v10:
==> flow/design.v (excerpt) <==
module JAM (
input CLK,
input RST,
output reg [2:0] W,
output reg [2:0] J,
input [6:0] Cost,
output [3:0] MatchCount,
output [9:0] MinCost,
output Valid );
clock: 3.5 ns
lec_check: 0
cap_margin: 20
cell_pad_in_sites_global_placement: 1
core_margin: 5
core_utilization: 26
cts_cluster_diameter: 259
cts_cluster_size: 91
gpl_routability_driven: 1
max_routing_layer: met5
place_density_lb_addon: 0.29
setup_slack_margin: 0.7
slew_margin: 30
tns_end_percent: 45
run.sh (not shown) runs the stock make flow with config.mk's settings and CLKGATE_MAP_FILE=.
Every stage of v10 finished as expected; the final checks, on the other hand, flagged setup timing, which means the layout fails.
[inputs] v59 vs v10
# v10
export LEC_CHECK = 0
export CAP_MARGIN = 20
export CELL_PAD_IN_SITES_GLOBAL_PLACEMENT = 1
export CORE_MARGIN = 5
export CORE_UTILIZATION = 26
export CTS_CLUSTER_DIAMETER = 259
export CTS_CLUSTER_SIZE = 91
export GPL_ROUTABILITY_DRIVEN = 1
export MAX_ROUTING_LAYER = met5
export PLACE_DENSITY_LB_ADDON = 0.29
export SETUP_SLACK_MARGIN = 0.7
export SLEW_MARGIN = 30
export TNS_END_PERCENT = 45
create_clock -name core_clock -period 3.5 [get_ports {CLK}]
# v59
export LEC_CHECK = 0
export CAP_MARGIN = 20
export CORE_MARGIN = 2
export CORE_UTILIZATION = 8
export SLEW_MARGIN = 20
create_clock -name core_clock -period 7.64 [get_ports {CLK}]
[summary]
v59 went all the way through the flow, and no timing, DRC or antenna check failed.
Taking v10 as the reference, in v59 total power down about 56%; iteration count of the initial detailed-routing pass flat; area occupied by multi-input gates fell by about 11%; final design utilization now sits lower.
Min cell area across v59 and v10: v59
Looking at worst setup path startpoint, the compare[4] result is from v10; the compare[6] one comes from v59.
For v37, these inputs were changed with respect to v59:
# v59
export LEC_CHECK = 0
export CAP_MARGIN = 20
export CORE_MARGIN = 2
export CORE_UTILIZATION = 8
export SLEW_MARGIN = 20
create_clock -name core_clock -period 7.64 [get_ports {CLK}]
# v37
export LEC_CHECK = 0
export CAP_MARGIN = 20
export CORE_ASPECT_RATIO = 0.73
export CORE_MARGIN = 2
export CORE_UTILIZATION = 40
export CTS_CLUSTER_DIAMETER = 25
export HOLD_SLACK_MARGIN = 0.25
export SLEW_MARGIN = 15
create_clock -name core_clock -period 7.64 [get_ports {CLK}]
Notes after the runs:
The final layout from v37, which completed every stage, passed the timing, DRC and antenna checks at the end of the flow. On sequential standard cell area, v37 tracks v59 almost exactly. Between v37 and v59, it is v37 whose per-cell via count in the routed design is higher, by about 90%. [compare] base=v59 new=v37: die size fell 140000 µm²; non-clock buffer count fell 2; required time at the endpoint of the critical path rose 40 ps; area of placed instances fell about 14%.
Changes in v25 relative to v37:
# v37
export LEC_CHECK = 0
export CAP_MARGIN = 20
export CORE_ASPECT_RATIO = 0.73
export CORE_MARGIN = 2
export CORE_UTILIZATION = 40
export CTS_CLUSTER_DIAMETER = 25
export HOLD_SLACK_MARGIN = 0.25
export SLEW_MARGIN = 15
create_clock -name core_clock -period 7.64 [get_ports {CLK}]
# v25
export LEC_CHECK = 0
export CAP_MARGIN = 20
export CORE_MARGIN = 2
export CORE_UTILIZATION = 56
export SETUP_SLACK_MARGIN = 1.01
export SLEW_MARGIN = 20
create_clock -name core_clock -period 3.44 [get_ports {CLK}]
==> comparison <==
v25 completed end to end; final checks failed (setup timing).
v25 has non-clock buffer count above what v37 had.
Summary of v25 over v37: placer's final routability congestion estimate increased 0.92%; aggregate negative setup slack decreased 197670 ps; area growth from synthesis to layout increased 33 points.
The run showing the smaller number of cells upsized or downsized after cts is v37.
In v25, first-pass GRT wire length is higher than in v37.
v25 vs. v37: power picked up an extra about 140%, final setup skew picked up an extra 4.7 ps, post-route worst hold slack neither gained nor lost much, floorplan die width lost 27%.
Where floorplan die area is concerned, v37 is outperformed by v25.


Starting RTL as in the previous note.
==> flow/config.mk <==
export PLATFORM = sky130hd
export DESIGN_NAME = JAM
export DESIGN_NICKNAME = JAM
export VERILOG_FILES = /design/flow/design.v
export SDC_FILE = /design/flow/constraint.sdc
export NUM_CORES = 4
export LEC_CHECK = 0
export ABC_AREA = 1
export CAP_MARGIN = 20
export CORE_MARGIN = 2
export CORE_UTILIZATION = 59
export CTS_CLUSTER_DIAMETER = 354
export SLEW_MARGIN = 20
==> flow/constraint.sdc <==
create_clock -name core_clock -period 3.82 [get_ports {CLK}]
set_input_delay 0.7640 -clock core_clock [delete_from_list [all_inputs] [get_ports {CLK}]]
set_output_delay 0.7640 -clock core_clock [all_outputs]
set_load 0.01 [all_outputs]
The baseline reached the layout checks and failed them: negative setup slack.
Rerun with:
Settings changed: CORE_UTILIZATION 59 to 65, CTS_CLUSTER_DIAMETER 354 to default, CTS_CLUSTER_SIZE from default to 72.
Clock period 3.82 ns to 5.77 ns, I/O delays scaled along.
=> The changed run completed without violations; sequential cell count is unchanged; clock power falls by a quarter to a third; cell count is lower by a little under a tenth; die size went down by a little under a tenth; worst setup slack improves by 1400 ps; utilization drops by 4.4 points; routed wire length went down by roughly a tenth.
Rerun with:
Settings changed: ABC_AREA 1 to default, CORE_UTILIZATION 65 to 63, CTS_CLUSTER_SIZE 72 to default.
Clock period 5.77 ns to 7.64 ns, I/O delays scaled along.
After rerunning: Total power goes down by 24%. Cell count went down by 9.2%. Cell area grows by 9.3%. Combinational power came out lower by 26%.
Rerun with:
Settings changed: CORE_UTILIZATION 63 to 18.
Clock period 7.64 ns to 9.22 ns, I/O delays scaled along.
Outcome: The new run finished clean; combinational power goes down by 19%; cell count goes up by about 40%; sequential cell count is unchanged; via count falls by 4.7%; routed wire length decreases by 2.4%; sequential power falls by about 17%; final area climbs by about 5.4%; first-iteration DRC count decreases by about 10%; maximum frequency drops by 17%.
Power and IR drop assume default switching activity.
